==> try-xenon <==
==> flow/design.v (excerpt) <==
module lascon_top #(
    parameter int LASCON_VARIANT = 0
)(
    input  logic                                clk,
    input  logic                                rst,
    input  logic [2:0]                          mode_i,      
    input  logic [31:0]                         xof_len_i,   
    input  logic                                start_i,     
    input  logic                                abort_i,     
    output logic                                busy_o,      
    output logic                                done_o,      
    output logic                                tag_fail_o,  
    input  logic [63:0]                         s_axis_tdata,   
    input  logic [7:0]                          s_axis_tkeep,   
    input  logic [3:0]                          s_axis_tuser,   
    input  logic                                s_axis_tlast,   
    input  logic                                s_axis_tvalid,  
    output logic                                s_axis_tready,  
    output logic [63:0]                         m_axis_tdata,   
    output logic [7:0]                          m_axis_tkeep,   
    output logic [3:0]                          m_axis_tuser,   
    output logic                                m_axis_tlast,   
    output logic                                m_axis_tvalid,  
    input  logic                                m_axis_tready   
);
==> flow/config.mk <==
export PLATFORM = sky130hd
export DESIGN_NAME = lascon_top
export DESIGN_NICKNAME = lascon_top
export VERILOG_FILES = /design/flow/design.v
export SDC_FILE = /design/flow/constraint.sdc
export NUM_CORES = 4
export LEC_CHECK = 0
export CAP_MARGIN = 20
export CELL_PAD_IN_SITES_GLOBAL_PLACEMENT = 1
export CORE_MARGIN = 9
export CORE_UTILIZATION = 66
export MAX_ROUTING_LAYER = met4
export PLACE_DENSITY_LB_ADDON = 0.17
export SETUP_SLACK_MARGIN = 0.3
export SLEW_MARGIN = 30
export TNS_END_PERCENT = 10
==> flow/constraint.sdc <==
create_clock -name core_clock -period 7.75 [get_ports {clk}]
set_input_delay 1.5500 -clock core_clock [delete_from_list [all_inputs] [get_ports {clk}]]
set_output_delay 1.5500 -clock core_clock [all_outputs]
set_load 0.01 [all_outputs]
run.sh (not shown) runs the stock make flow with config.mk's settings and CLKGATE_MAP_FILE=.
==> inputs of try-juniper, as changes to try-xenon <==
- CELL_PAD_IN_SITES_GLOBAL_PLACEMENT: 1 -> unset
- CORE_MARGIN: 9 -> 2
- CORE_UTILIZATION: 66 -> 57
- MAX_ROUTING_LAYER: met4 -> unset
- PLACE_DENSITY_LB_ADDON: 0.17 -> unset
- SETUP_SLACK_MARGIN: 0.3 -> 0.57
- SLEW_MARGIN: 30 -> 20
- TNS_END_PERCENT: 10 -> unset
==> flow/constraint.sdc (replaced) <==
create_clock -name core_clock -period 3.79 [get_ports {clk}]
set_input_delay 0.7580 -clock core_clock [delete_from_list [all_inputs] [get_ports {clk}]]
set_output_delay 0.7580 -clock core_clock [all_outputs]
set_load 0.01 [all_outputs]
==> notes <==
- try-juniper died in global routing with GRT-0116. try-xenon never finished: it broke off in global placement.
- Die area: try-xenon is smaller than try-juniper (about 4.5%).
- In synthesized cell count, try-juniper and try-xenon do not differ.
- Synthesized area is the same in try-juniper and try-xenon.

========
==> inputs of run B <==
Starting RTL as in the previous note.
export LEC_CHECK = 0
export CAP_MARGIN = 20
export CORE_MARGIN = 2
export CORE_UTILIZATION = 58
export HOLD_SLACK_MARGIN = -0.08
export MAX_ROUTING_LAYER = met4
export SETUP_SLACK_MARGIN = -0.41
export SLEW_MARGIN = 20
create_clock -name core_clock -period 4.54 [get_ports {clk}]
==> run X (differences from run B) <==
--- a/flow/config.mk
+++ b/flow/config.mk
@@ -8,7 +8,5 @@
 export CAP_MARGIN = 20
 export CORE_MARGIN = 2
-export CORE_UTILIZATION = 58
-export HOLD_SLACK_MARGIN = -0.08
-export MAX_ROUTING_LAYER = met4
-export SETUP_SLACK_MARGIN = -0.41
+export CORE_UTILIZATION = 40
+export SETUP_SLACK_MARGIN = 0.3
 export SLEW_MARGIN = 20
==> flow/constraint.sdc (replaced) <==
create_clock -name core_clock -period 9.86 [get_ports {clk}]
set_input_delay 1.9720 -clock core_clock [delete_from_list [all_inputs] [get_ports {clk}]]
set_output_delay 1.9720 -clock core_clock [all_outputs]
set_load 0.01 [all_outputs]
==> run F (differences from run B) <==
==> flow/config.mk (replaced) <==
export PLATFORM = sky130hd
export DESIGN_NAME = lascon_top
export DESIGN_NICKNAME = lascon_top
export VERILOG_FILES = /design/flow/design.v
export SDC_FILE = /design/flow/constraint.sdc
export NUM_CORES = 4
export LEC_CHECK = 0
export ABC_AREA = 1
export CAP_MARGIN = 20
export CORE_MARGIN = 2
export CORE_UTILIZATION = 57
export CTS_CLUSTER_SIZE = 94
export SETUP_SLACK_MARGIN = 0.3
export SLEW_MARGIN = 20
==> flow/constraint.sdc (replaced) <==
create_clock -name core_clock -period 3.83 [get_ports {clk}]
set_input_delay 0.7660 -clock core_clock [delete_from_list [all_inputs] [get_ports {clk}]]
set_output_delay 0.7660 -clock core_clock [all_outputs]
set_load 0.01 [all_outputs]
==> run notes <==
The run stopped with a tool error. According to the logs, the last stage reached was global routing (5_1_grt). The first error in the log reads "[ERROR GRT-0116] Global routing finished with congestion. Check the congestion regions in the DRC Viewer". The overall die size recorded for this design is 87200 um2. With the post-synthesis net count at 6093, the height of the die is 295 um. Sum of overflow across all layers after global routing: 1.
(the above is from run B)
==> run notes <==
Post-synthesis net count: 6093. The transition time recorded at the tightest slew-check pin is 1.37 ns. The run gives 126000 um2 for the total die area. Measured along the y axis, the die boundary spans 355 um.

Summed over all layers, the global routing overflow is 0. The flow ran to the end and the layout has no timing, DRC or antenna violations.
(the above is from run X)
==> run notes <==
For this run, the final setup violation count is recorded as 709. The die covers 89000 um2. From bottom edge to top edge, the die measures 298 um. The flow ran to the end, but the layout failed its checks. The checks that failed: negative setup slack.

The run gives -1.24 ns as the setup slack of the critical path after layout. Summed over all layers, the global routing overflow is 0. When the netlist entered floorplanning its net count stood at 7529.
(the above is from run F)

========
==> trial 52 <==
Starting RTL as in the previous note.
clock: 3.9 ns
lec_check: 0
abc_area: 1
cap_margin: 35
cell_pad_in_sites_detail_placement: 2
cell_pad_in_sites_global_placement: 2
core_margin: 3
core_utilization: 24
gpl_routability_driven: 0
gpl_timing_driven: 0
place_density_lb_addon: 0.21
setup_slack_margin: 0.38
slew_margin: 20
tns_end_percent: 65
==> inputs of trial 30, as changes to trial 52 <==
- ABC_AREA: 1 -> unset
- CAP_MARGIN: 35 -> 20
- CELL_PAD_IN_SITES_DETAIL_PLACEMENT: 2 -> unset
- CELL_PAD_IN_SITES_GLOBAL_PLACEMENT: 2 -> unset
- CORE_MARGIN: 3 -> 2
- CORE_UTILIZATION: 24 -> 66
- CTS_CLUSTER_SIZE: unset -> 50
- GPL_ROUTABILITY_DRIVEN: 0 -> unset
- GPL_TIMING_DRIVEN: 0 -> unset
- PLACE_DENSITY_LB_ADDON: 0.21 -> unset
- SETUP_SLACK_MARGIN: 0.38 -> -0.41
- TNS_END_PERCENT: 65 -> unset
==> flow/constraint.sdc (replaced) <==
create_clock -name core_clock -period 5.47 [get_ports {clk}]
set_input_delay 1.0940 -clock core_clock [delete_from_list [all_inputs] [get_ports {clk}]]
set_output_delay 1.0940 -clock core_clock [all_outputs]
set_load 0.01 [all_outputs]
==> inputs of trial 77, as changes to trial 52 <==
- ABC_AREA: 1 -> unset
- CAP_MARGIN: 35 -> 20
- CELL_PAD_IN_SITES_DETAIL_PLACEMENT: 2 -> unset
- CELL_PAD_IN_SITES_GLOBAL_PLACEMENT: 2 -> unset
- CORE_MARGIN: 3 -> 2
- CORE_UTILIZATION: 24 -> 16
- GPL_ROUTABILITY_DRIVEN: 0 -> unset
- GPL_TIMING_DRIVEN: 0 -> unset
- PLACE_DENSITY_LB_ADDON: 0.21 -> unset
- SETUP_SLACK_MARGIN: 0.38 -> 0.3
- TNS_END_PERCENT: 65 -> unset
==> flow/constraint.sdc (replaced) <==
create_clock -name core_clock -period 6.76 [get_ports {clk}]
set_input_delay 1.3520 -clock core_clock [delete_from_list [all_inputs] [get_ports {clk}]]
set_output_delay 1.3520 -clock core_clock [all_outputs]
set_load 0.01 [all_outputs]
==> inputs of trial 21, as changes to trial 52 <==
- ABC_AREA: 1 -> unset
- CAP_MARGIN: 35 -> 20
- CELL_PAD_IN_SITES_DETAIL_PLACEMENT: 2 -> unset
- CELL_PAD_IN_SITES_GLOBAL_PLACEMENT: 2 -> unset
- CORE_MARGIN: 3 -> 2
- CORE_UTILIZATION: 24 -> 54
- GPL_ROUTABILITY_DRIVEN: 0 -> unset
- GPL_TIMING_DRIVEN: 0 -> unset
- PLACE_DENSITY_LB_ADDON: 0.21 -> unset
- SETUP_SLACK_MARGIN: 0.38 -> -0.41
- TNS_END_PERCENT: 65 -> unset
==> flow/constraint.sdc (replaced) <==
create_clock -name core_clock -period 4.89 [get_ports {clk}]
set_input_delay 0.9780 -clock core_clock [delete_from_list [all_inputs] [get_ports {clk}]]
set_output_delay 0.9780 -clock core_clock [all_outputs]
set_load 0.01 [all_outputs]
==> comparison table <==
Fraction of area in multi-input gates: trial 77 50.7%; trial 21 53.2%; trial 52 51.1%; trial 30 -
Worst path setup slack after routing: trial 77 0.315 ns; trial 21 -0.526 ns; trial 52 -1.37 ns; trial 30 -
Mapped Avg Cell Area: trial 77 8.43 um^2; trial 21 8.43 um^2; trial 52 6.79 um^2; trial 30 8.43 um^2
Die span in x: trial 77 559 um; trial 21 306 um; trial 52 460 um; trial 30 277 um
Top fanout value on the critical path: trial 77 40; trial 21 6; trial 52 6; trial 30 -
Residual DRC count: trial 77 0; trial 21 0; trial 52 0; trial 30 -
Cell seen most often among critical-path stages: trial 77 buf_4; trial 21 buf_4; trial 52 nand2_4; trial 30 -
Initial standard-cell utilization of the core: trial 77 16.1%; trial 21 54.6%; trial 52 24.3%; trial 30 66.4%
Clock-pin slew reported for the worst setup and hold paths after clock tree synthesis: trial 77 0.05 ns; trial 21 0.06 ns; trial 52 0.06 ns; trial 30 -
Outcome: trial 77 timing/DRC/antenna clean; trial 21 failed layout checks; trial 52 failed layout checks; trial 30 aborted with a tool error
Last stage reached: trial 77 -; trial 21 -; trial 52 -; trial 30 global routing
Reasons for failing layout checks: trial 77 -; trial 21 setup timing; trial 52 setup timing; trial 30 -
Post-synthesis to final-layout area growth: trial 77 31.8%; trial 21 27.0%; trial 52 44.9%; trial 30 -
Maximum capacitance violations: trial 77 0; trial 21 0; trial 52 0; trial 30 -
Final-report hold violation count: trial 77 0; trial 21 0; trial 52 0; trial 30 -
Origin of the worst setup path: trial 77 m_axis_tready; trial 21 u_padder.state[1]; trial 52 u_padder.state[1]; trial 30 -
Routed via count: trial 77 53.2k; trial 21 56.0k; trial 52 62.2k; trial 30 -
Die area: trial 77 0.312 mm^2; trial 21 0.0936 mm^2; trial 52 0.211 mm^2; trial 30 0.0768 mm^2
CP endpoint: trial 77 m_axis_tdata[30]; trial 21 m_axis_tdata[36]; trial 52 m_axis_tdata[41]; trial 30 -
Area of the multi-input gates: trial 77 0.0329 mm^2; trial 21 0.0333 mm^2; trial 52 0.0366 mm^2; trial 30 -
Final clock-cell share: trial 77 3.73%; trial 21 3.40%; trial 52 3.58%; trial 30 -
Worst hold slack: trial 77 0.482 ns; trial 21 0.483 ns; trial 52 0.407 ns; trial 30 -

========
==> inputs of run a <==
Starting RTL as in the previous note.
Settings: LEC_CHECK=0, CAP_MARGIN=20, CORE_MARGIN=2, CORE_UTILIZATION=60, CTS_CLUSTER_DIAMETER=373, SETUP_SLACK_MARGIN=-0.41, SLEW_MARGIN=20, TNS_END_PERCENT=5; clock period 4.89 ns.
==> inputs of run b, as changes to run a <==
- CORE_UTILIZATION: 60 -> 58
- CTS_CLUSTER_DIAMETER: 373 -> unset
- MAX_ROUTING_LAYER: unset -> met4
- SETUP_SLACK_MARGIN: -0.41 -> 1.24
==> flow/constraint.sdc (replaced) <==
create_clock -name core_clock -period 5.35 [get_ports {clk}]
set_input_delay 1.0700 -clock core_clock [delete_from_list [all_inputs] [get_ports {clk}]]
set_output_delay 1.0700 -clock core_clock [all_outputs]
set_load 0.01 [all_outputs]
==> inputs of run c, as changes to run a <==
- CAP_MARGIN: 20 -> 35
- CELL_PAD_IN_SITES_DETAIL_PLACEMENT: unset -> 0
- CORE_UTILIZATION: 60 -> 58
- CTS_CLUSTER_DIAMETER: 373 -> unset
- GPL_TIMING_DRIVEN: unset -> 1
- SETUP_SLACK_MARGIN: -0.41 -> unset
==> flow/constraint.sdc (replaced) <==
create_clock -name core_clock -period 5.44 [get_ports {clk}]
set_input_delay 1.0880 -clock core_clock [delete_from_list [all_inputs] [get_ports {clk}]]
set_output_delay 1.0880 -clock core_clock [all_outputs]
set_load 0.01 [all_outputs]
==> comparison <==
Against run b, the non-clock buffer count of run c is higher by 4. Run b finished with capacitance limit, slew limit, setup timing left. Run a ended with an error in 5_1_grt, error GRT-0232. Run c completed and failed the layout checks on setup timing. Wire length: run b is higher than run c (about 3%). In run c the critical path depth is lower than in run b, by 1. In run c the first-iteration DRC count is lower than in run b, by about 5%. Clock skew: run c is higher than run b (16 ps). In run c the design area is lower than in run b, by 3.3%. Area after synthesis is the same in run b and run a.
==> figures <==
|  | run b | run c | run a |
|---|---|---|---|
| Hold Path Depth | 2 | 2 | - |
| Final GP Congestion | 1.268 | 1.229 | 1.243 |
| Chip area | 87250 sq um | 87250 sq um | 84380 sq um |
| Critical path capture point | m_axis_tdata[32] | m_axis_tdata[58] | - |
| Post-route setup slack | -170.1 ps | -108.0 ps | - |
| Top class by area | multi-input combinational cells | multi-input combinational cells | - |
| Met2 wire length | 106200 um | 104100 um | - |
| Number of clock buffers in the layout | 90 | 83 | - |
| Endpoint of the worst hold path | u_aead_fsm.perm_ctx_r[0] | u_aead_fsm.shared_key_tag_r[1][13] | - |
| Result of the run | failed layout checks | failed layout checks | did not finish |
| Failing step | - | - | 5_1_grt |
| Layout check failures | capacitance limit, slew limit, setup timing | setup timing | - |
| Final routed wirelength across all metal layers | 287000 um | 278200 um | - |
| Required time of the critical path | 4280 ps | 4350 ps | - |
| Startpoint of the worst setup timing path | u_padder.state[2] | mode_i[2] | - |
| Number of detailed-route iterations in the first pass | 15 | 12 | - |
| Cell row count | 106 | 106 | 105 |

========
==> build 34: inputs <==
lascon_top again, from the RTL that the note above started with.
clock: 7.75 ns
lec_check: 0
abc_area: 1
cap_margin: 25
cell_pad_in_sites_global_placement: 1
core_margin: 9
core_utilization: 66
cts_cluster_size: 81
max_routing_layer: met4
place_density_lb_addon: 0.17
setup_slack_margin: 0.3
slew_margin: 30
tns_end_percent: 10
==> trial 95: changes against build 34 <==
ABC_AREA = unset   (was 1)
CAP_MARGIN = 20   (was 25)
CELL_PAD_IN_SITES_GLOBAL_PLACEMENT = unset   (was 1)
CORE_MARGIN = 2   (was 9)
CORE_UTILIZATION = 68   (was 66)
CTS_CLUSTER_SIZE = 47   (was 81)
PLACE_DENSITY_LB_ADDON = unset   (was 0.17)
SLEW_MARGIN = 20   (was 30)
TNS_END_PERCENT = unset   (was 10)
==> flow/constraint.sdc (replaced) <==
create_clock -name core_clock -period 6.31 [get_ports {clk}]
set_input_delay 1.2620 -clock core_clock [delete_from_list [all_inputs] [get_ports {clk}]]
set_output_delay 1.2620 -clock core_clock [all_outputs]
set_load 0.01 [all_outputs]
==> trial 6: changes against build 34 <==
ABC_AREA = unset   (was 1)
CAP_MARGIN = 20   (was 25)
CELL_PAD_IN_SITES_GLOBAL_PLACEMENT = unset   (was 1)
CORE_MARGIN = 2   (was 9)
CORE_UTILIZATION = 68   (was 66)
CTS_CLUSTER_DIAMETER = 352   (was unset)
CTS_CLUSTER_SIZE = 35   (was 81)
MAX_ROUTING_LAYER = unset   (was met4)
PLACE_DENSITY_LB_ADDON = unset   (was 0.17)
SLEW_MARGIN = 20   (was 30)
TNS_END_PERCENT = unset   (was 10)
==> flow/constraint.sdc (replaced) <==
create_clock -name core_clock -period 5.51 [get_ports {clk}]
set_input_delay 1.1020 -clock core_clock [delete_from_list [all_inputs] [get_ports {clk}]]
set_output_delay 1.1020 -clock core_clock [all_outputs]
set_load 0.01 [all_outputs]
==> build 76: changes against build 34 <==
ABC_AREA = unset   (was 1)
CAP_MARGIN = 20   (was 25)
CELL_PAD_IN_SITES_GLOBAL_PLACEMENT = unset   (was 1)
CORE_MARGIN = 2   (was 9)
CORE_UTILIZATION = 40   (was 66)
CTS_CLUSTER_SIZE = unset   (was 81)
MAX_ROUTING_LAYER = unset   (was met4)
PLACE_DENSITY_LB_ADDON = unset   (was 0.17)
SLEW_MARGIN = 20   (was 30)
TNS_END_PERCENT = unset   (was 10)
==> flow/constraint.sdc (replaced) <==
create_clock -name core_clock -period 6.76 [get_ports {clk}]
set_input_delay 1.3520 -clock core_clock [delete_from_list [all_inputs] [get_ports {clk}]]
set_output_delay 1.3520 -clock core_clock [all_outputs]
set_load 0.01 [all_outputs]
==> reports/metrics.yaml <==
status:
  outcome: "aborted with a tool error"
  flow.stopped_at: "5_1_grt"
  tool.error: "[ERROR GRT-0116] Global routing finished with congestion. Check the congestion regions in the DRC Viewer."
die:
  die_y_um: 273
  core.rowCount: 98
  die_w_um: 273
synth:
  mappedNetlistNets: 6093
  netlist_instances: 5838
  post_synth.cell_area_avg_sq_um: 8.43
That was trial 6.
==> reports/metrics.yaml <==
die:
  die_y_um: 291
  chipArea_sq_um: 85000
  floorplan.core_util_pct: 67.1
  die_w_um: 291
  core_region_area_sq_um: 73600
  core.rowCount: 99
synth:
  mappedNetlistNets: 7529
  syn_area_sq_um: 49400
  post_synth.cell_area_avg_sq_um: 6.79
  netlist_instances: 7274
status:
  outcome: "aborted with a tool error"
  flow.stopped_at: "3_1_place_gp_skip_io"
  tool.error: "[ERROR FLW-0024] Place density exceeds 1.0 (current PLACE_DENSITY_LB_ADDON =  0.17). Please check if the value of  PLACE_DENSITY_LB_ADDON is between 0 and 0.99."
That was build 34.
==> reports/metrics.yaml <==
die:
  die_w_um: 273
place:
  pre_cts_ws_ns: -0.386
status:
  outcome: "aborted with a tool error"
  flow.stopped_at: "5_1_grt"
  tool.error: "[ERROR GRT-0116] Global routing finished with congestion. Check the congestion regions in the DRC Viewer."
synth:
  post_synth.cell_area_avg_sq_um: 8.43
  mappedNetlistNets: 6093
grt:
  globalRoute.busiestLayer: "met2"
That was trial 95.
==> reports/metrics.yaml <==
status:
  outcome: "timing/DRC/antenna clean"
die:
  floorplan.tapcells: 1625
  die_w_um: 355
  core.rowCount: 128
  die_y_um: 355
synth:
  post_synth.cell_area_avg_sq_um: 8.43
  netlist_instances: 5838
  mappedNetlistNets: 6093
That was build 76.
